==> onyx: inputs <==
==> flow/design.v <==
module DECODER(
input  wire [3:2] ALU_FUN,
output reg Arith_Enable,
output reg Logic_Enable,
output reg CMP_Enable, 
output reg Shift_Enable
);
always @(*)
   begin
     Arith_Enable   = 1'b0;
	 Logic_Enable = 1'b0;
	 CMP_Enable   = 1'b0;
	 Shift_Enable = 1'b0;
     case(ALU_FUN)
	     2'b00 : Arith_Enable = 1'b1;
	     2'b01 : Logic_Enable = 1'b1;
	     2'b10 : CMP_Enable   = 1'b1;
	     2'b11 : Shift_Enable = 1'b1;
	  endcase
   end 
 endmodule
module ARITHMETIC_UNIT #(parameter width = 16 , Arith_width = width + width )(
input wire signed [width-1:0] A,
input wire signed [width-1:0] B, 
input wire [1:0] ALU_FUN,
input wire Arith_Enable,
input wire CLK,
input wire RST,
output reg signed [Arith_width-1:0] Arith_OUT,
output reg        Carry_OUT,
output reg        Arith_Flag
);
reg [Arith_width-1:0] Arith_OUT0;
reg                   Carry_OUT0;
reg                   Arith_Flag0;
always @(posedge CLK, negedge RST)
  begin 
    if(!RST)
	 begin
	    Arith_OUT <= 'b0;
		Carry_OUT <= 16'b0;
		Arith_Flag<= 1'b0;
	 end
	else
	 begin
	    Arith_OUT <= Arith_OUT0;
		if(Arith_Enable)
		  Carry_OUT <= Carry_OUT0;
		Arith_Flag<= Arith_Flag0;
	 end
  end
always @(*)
  begin
     if(Arith_Enable)
	 begin
	     Arith_Flag0 = 1'b1;
	     case(ALU_FUN)
		     2'b00 : {Carry_OUT0,Arith_OUT0} = A+B;
			 2'b01 : {Carry_OUT0,Arith_OUT0} = A-B;
			 2'b10 : {Carry_OUT0,Arith_OUT0} = A*B;
			 2'b11 : {Carry_OUT0,Arith_OUT0} = (B == 0) ? 1'sb0 : A/B;
		  endcase
	 end
	 else
	   begin
	     Arith_OUT0  = 'b0;
		 Carry_OUT0  = 1'b0;
		 Arith_Flag0 = 1'b0;
	   end
  end
endmodule
module LOGIC_UNIT #(parameter width = 16 , Logic_width = width)(
input wire  [width-1:0] A,
input wire  [width-1:0] B, 
input wire [1:0] ALU_FUN,
input wire Logic_Enable,
input wire CLK,
input wire RST,
output reg [Logic_width-1:0] Logic_OUT,
output reg         Logic_Flag
);
reg [Logic_width-1:0] Logic_OUT0; 
reg                   Logic_Flag0 ;
always @(posedge CLK, negedge RST)
  begin
    if(!RST)
	 begin
	    Logic_OUT <= 'b0;
		Logic_Flag<= 1'b0;
	 end
	else
	 begin
	  Logic_OUT <= Logic_OUT0;
		Logic_Flag<= Logic_Flag0;
	 end
  end
always @(*)
  begin
     if(Logic_Enable)
	 begin
	     Logic_Flag0 = 1'b1;
	     case(ALU_FUN)
		   2'b00 : Logic_OUT0 = A&B;
			 2'b01 : Logic_OUT0 = A|B;
			 2'b10 : Logic_OUT0 = ~(A&B);
			 2'b11 : Logic_OUT0 = ~(A|B);
		  endcase
	 end
	 else
	   begin
	     Logic_OUT0  = 'b0;
		 Logic_Flag0 = 1'b0;
	   end
  end
endmodule
module CMP_UNIT #(parameter width = 16 , CMP_width   = width )(
input wire  [width-1:0] A,
input wire  [width-1:0] B, 
input wire [1:0] ALU_FUN,
input wire CMP_Enable,
input wire CLK,
input wire RST,
output reg [CMP_width-1:0] CMP_OUT,
output reg         CMP_Flag
);
reg [CMP_width-1:0] CMP_OUT0;
reg                 CMP_Flag0 ;
reg [CMP_width-1:0] EQ ;
reg [CMP_width-1:0] GR ; 
reg [CMP_width-1:0] LW;
always @(posedge CLK , negedge RST)
  begin
    if(!RST)
	 begin
	    CMP_OUT <= 'b0;
		CMP_Flag<= 1'b0;
	 end
	else
	 begin
	    CMP_OUT <= CMP_OUT0;
		CMP_Flag<= CMP_Flag0;
	 end
  end
always @(*)
  begin
     if(A==B)
       EQ ='b1;
     else 
       EQ ='b0;
     if(A>B)
       GR ='b10;
     else 
       GR ='b0;
     if(A<B)
       LW ='b11;
     else 
       LW ='b0;
     if(CMP_Enable)
	   begin
	     CMP_Flag0 = 1'b1;
	     case(ALU_FUN)
		     2'b00 : CMP_OUT0 = 'b0;
			 2'b01 : CMP_OUT0 = EQ;
			 2'b10 : CMP_OUT0 = GR;
			 2'b11 : CMP_OUT0 = LW;
		  endcase
	   end
	 else
	   begin
	     CMP_OUT0  = 'b0;
		 CMP_Flag0 = 1'b0;
	   end
  end
endmodule
module SHIFT_UNIT #(parameter width = 16 , Shift_width = width)(
input wire  [width-1:0] A,
input wire  [width-1:0] B, 
input wire [1:0] ALU_FUN,
input wire Shift_Enable,
input wire CLK,
input wire RST,
output reg [Shift_width-1:0] Shift_OUT,
output reg         Shift_Flag
);
reg [Shift_width-1:0] Shift_OUT0;
reg                   Shift_Flag0 ;
always @(posedge CLK, negedge RST)
  begin
    if(!RST)
	 begin
	    Shift_OUT <= 'b0;
		Shift_Flag<= 1'b0;
	 end
	else
	 begin
	    Shift_OUT <= Shift_OUT0;
		Shift_Flag<= Shift_Flag0;
	 end
  end
always @(*)
  begin
     if(Shift_Enable)
	 begin
	     Shift_Flag0 = 1'b1;
	     case(ALU_FUN)
		     2'b00 : Shift_OUT0 = A>>1'b1;
			 2'b01 : Shift_OUT0 = A<<1'b1;
			 2'b10 : Shift_OUT0 = B>>1'b1;
			 2'b11 : Shift_OUT0 = B<<1'b1;
		  endcase
	 end
	 else
	   begin
	     Shift_OUT0  = 'b0;
		 Shift_Flag0 = 1'b0;
	   end
  end
endmodule
module ALU_Top #(parameter width = 16 ,
                   Arith_width = width + width ,
                   Logic_width = width,	
                   CMP_width   = width,
                   Shift_width = width)(
input wire [width-1:0] A,
input wire [width-1:0] B,
input wire CLK,
input wire RST,
input wire [3:0] ALU_FUN,
output wire [Arith_width-1:0]  Arith_OUT,
output wire                    Carry_OUT,
output wire                    Arith_Flag,
output wire [Logic_width-1:0]  Logic_OUT,  
output wire                    Logic_Flag,
output wire [CMP_width-1:0]    CMP_OUT,    
output wire                    CMP_Flag,
output wire [Shift_width-1:0]  Shift_OUT,
output wire                    Shift_Flag
);
wire Arith_Enable ,Logic_Enable , CMP_Enable , Shift_Enable;
DECODER u_decoder(
.ALU_FUN(ALU_FUN[3:2]),
.Arith_Enable(Arith_Enable),
.Logic_Enable(Logic_Enable),
.CMP_Enable(CMP_Enable),
.Shift_Enable(Shift_Enable)
);
ARITHMETIC_UNIT #(.width(width),.Arith_width(Arith_width)) u_arithmatic(
.A(A),
.B(B),
.ALU_FUN(ALU_FUN[1:0]),
.CLK(CLK),
.RST(RST),
.Arith_Enable(Arith_Enable),
.Arith_OUT(Arith_OUT),
.Carry_OUT(Carry_OUT),
.Arith_Flag(Arith_Flag)
);
LOGIC_UNIT #(.width(width),.Logic_width(Logic_width)) u_logic(
.A(A),
.B(B),
.ALU_FUN(ALU_FUN[1:0]),
.CLK(CLK),
.RST(RST),
.Logic_Enable(Logic_Enable),
.Logic_OUT(Logic_OUT),
.Logic_Flag(Logic_Flag)
);
CMP_UNIT #(.width(width),.CMP_width(CMP_width)) u_cmp(
.A(A),
.B(B),
.ALU_FUN(ALU_FUN[1:0]),
.CLK(CLK),
.RST(RST),
.CMP_Enable(CMP_Enable),
.CMP_OUT(CMP_OUT),
.CMP_Flag(CMP_Flag)
);
SHIFT_UNIT #(.width(width),.Shift_width(Shift_width)) u_shift(
.A(A),
.B(B),
.ALU_FUN(ALU_FUN[1:0]),
.CLK(CLK),
.RST(RST),
.Shift_Enable(Shift_Enable),
.Shift_OUT(Shift_OUT),
.Shift_Flag(Shift_Flag)
);
endmodule
==> flow/run.sh <==
#!/bin/bash
# the make line also repeats each setting of config.mk as NAME=value (left out here)
make -C /OpenROAD-flow-scripts/flow DESIGN_CONFIG=/design/flow/config.mk WORK_HOME=/design/flow/orfs CLKGATE_MAP_FILE= finish
==> flow/config.mk <==
export PLATFORM = sky130hd
export DESIGN_NAME = ALU_Top
export DESIGN_NICKNAME = ALU_Top
export VERILOG_FILES = /design/flow/design.v
export SDC_FILE = /design/flow/constraint.sdc
export NUM_CORES = 4
export LEC_CHECK = 0
export CAP_MARGIN = 0
export CELL_PAD_IN_SITES_DETAIL_PLACEMENT = 1
export CORE_ASPECT_RATIO = 1.35
export CORE_MARGIN = 2
export CORE_UTILIZATION = 18
export CTS_CLUSTER_DIAMETER = 388
export CTS_CLUSTER_SIZE = 99
export GPL_TIMING_DRIVEN = 1
export MIN_ROUTING_LAYER = met2
export PLACE_DENSITY_LB_ADDON = 0.08
export SLEW_MARGIN = 40
export TNS_END_PERCENT = 75
==> flow/constraint.sdc <==
create_clock -name core_clock -period 154.0 [get_ports {CLK}]
set_input_delay 30.8000 -clock core_clock [delete_from_list [all_inputs] [get_ports {CLK}]]
set_output_delay 30.8000 -clock core_clock [all_outputs]
set_load 0.01 [all_outputs]
==> lagoon: changes against onyx <==
CAP_MARGIN = 20   (was 0)
CELL_PAD_IN_SITES_DETAIL_PLACEMENT = default   (was 1)
CORE_ASPECT_RATIO = default   (was 1.35)
CORE_UTILIZATION = 40   (was 18)
CTS_CLUSTER_DIAMETER = default   (was 388)
CTS_CLUSTER_SIZE = default   (was 99)
GPL_TIMING_DRIVEN = default   (was 1)
MIN_ROUTING_LAYER = default   (was met2)
PLACE_DENSITY_LB_ADDON = default   (was 0.08)
SLEW_MARGIN = 20   (was 40)
TNS_END_PERCENT = default   (was 75)
==> flow/constraint.sdc (replaced) <==
create_clock -name core_clock -period 95.0 [get_ports {CLK}]
set_input_delay 19.0000 -clock core_clock [delete_from_list [all_inputs] [get_ports {CLK}]]
set_output_delay 19.0000 -clock core_clock [all_outputs]
set_load 0.01 [all_outputs]
==> juniper: changes against onyx <==
CAP_MARGIN = 20   (was 0)
CELL_PAD_IN_SITES_DETAIL_PLACEMENT = default   (was 1)
CORE_ASPECT_RATIO = default   (was 1.35)
CORE_UTILIZATION = 53   (was 18)
CTS_CLUSTER_DIAMETER = default   (was 388)
CTS_CLUSTER_SIZE = default   (was 99)
GPL_TIMING_DRIVEN = default   (was 1)
MIN_ROUTING_LAYER = default   (was met2)
PLACE_DENSITY_LB_ADDON = default   (was 0.08)
SLEW_MARGIN = 20   (was 40)
TNS_END_PERCENT = default   (was 75)
==> flow/constraint.sdc (replaced) <==
create_clock -name core_clock -period 76.9 [get_ports {CLK}]
set_input_delay 15.3800 -clock core_clock [delete_from_list [all_inputs] [get_ports {CLK}]]
set_output_delay 15.3800 -clock core_clock [all_outputs]
set_load 0.01 [all_outputs]
==> sierra: changes against onyx <==
CAP_MARGIN = 20   (was 0)
CELL_PAD_IN_SITES_DETAIL_PLACEMENT = default   (was 1)
CORE_ASPECT_RATIO = default   (was 1.35)
CORE_UTILIZATION = 58   (was 18)
CTS_CLUSTER_DIAMETER = default   (was 388)
CTS_CLUSTER_SIZE = default   (was 99)
GPL_TIMING_DRIVEN = default   (was 1)
MIN_ROUTING_LAYER = default   (was met2)
PLACE_DENSITY_LB_ADDON = default   (was 0.08)
SLEW_MARGIN = 20   (was 40)
TNS_END_PERCENT = default   (was 75)
==> flow/constraint.sdc (replaced) <==
create_clock -name core_clock -period 75.6 [get_ports {CLK}]
set_input_delay 15.1200 -clock core_clock [delete_from_list [all_inputs] [get_ports {CLK}]]
set_output_delay 15.1200 -clock core_clock [all_outputs]
set_load 0.01 [all_outputs]
==> qor summary <==
Result of the run: onyx complete, no violations; sierra stopped before the end; juniper finished with violations; lagoon complete, no violations
Last stage reached: onyx -; sierra 5_1_grt; juniper -; lagoon -
Reasons for failing layout checks: onyx -; sierra -; juniper max-capacitance violations, max-slew violations, negative setup slack; lagoon -
Element type at the critical path start: onyx input pin; sierra -; juniper input pin; lagoon input pin
# nets final: onyx 7491; sierra -; juniper 9870; lagoon 8063
Number of design rule violations left after detail routing: onyx 0; sierra -; juniper 0; lagoon 0
Dominant class by area: onyx logic gates; sierra -; juniper logic gates; lagoon logic gates
Antenna-violating nets left: onyx 0; sierra -; juniper 0; lagoon 0
Non-clock buffer share: onyx 0.0399; sierra -; juniper 0.276; lagoon 0.118
Worst min-delay path category: onyx register to register; sierra -; juniper register to register; lagoon register to register
Total wire length: onyx 278000 µm; sierra -; juniper 242000 µm; lagoon 191000 µm
Non-clk bufs: onyx 249; sierra -; juniper 2624; lagoon 821
Final tally of setup violations: onyx 0; sierra -; juniper 33; lagoon 0
Total of cells resized after clock tree synthesis: onyx 0; sierra 440; juniper 385; lagoon 12
Setup Crit Path Kind: onyx input pin to register; sierra -; juniper input pin to register; lagoon input pin to register
FILL cells: onyx 30900; sierra -; juniper 4886; lagoon 11600
Instance count on the critical path: onyx 309; sierra -; juniper 330; lagoon 329
Detailed Place HPWL: onyx 218000 µm; sierra 169000 µm; juniper 170000 µm; lagoon 154000 µm
Crit. Startpoint: onyx B[1]; sierra -; juniper B[8]; lagoon B[1]
RePlAce Congestion: onyx 1.01; sierra 1.11; juniper 1.07; lagoon 1.03
Via count: onyx 68800; sierra -; juniper 64200; lagoon 50900
Worst-skew pair later-pin latency: onyx 0.42 ns; sierra -; juniper 0.38 ns; lagoon 0.38 ns
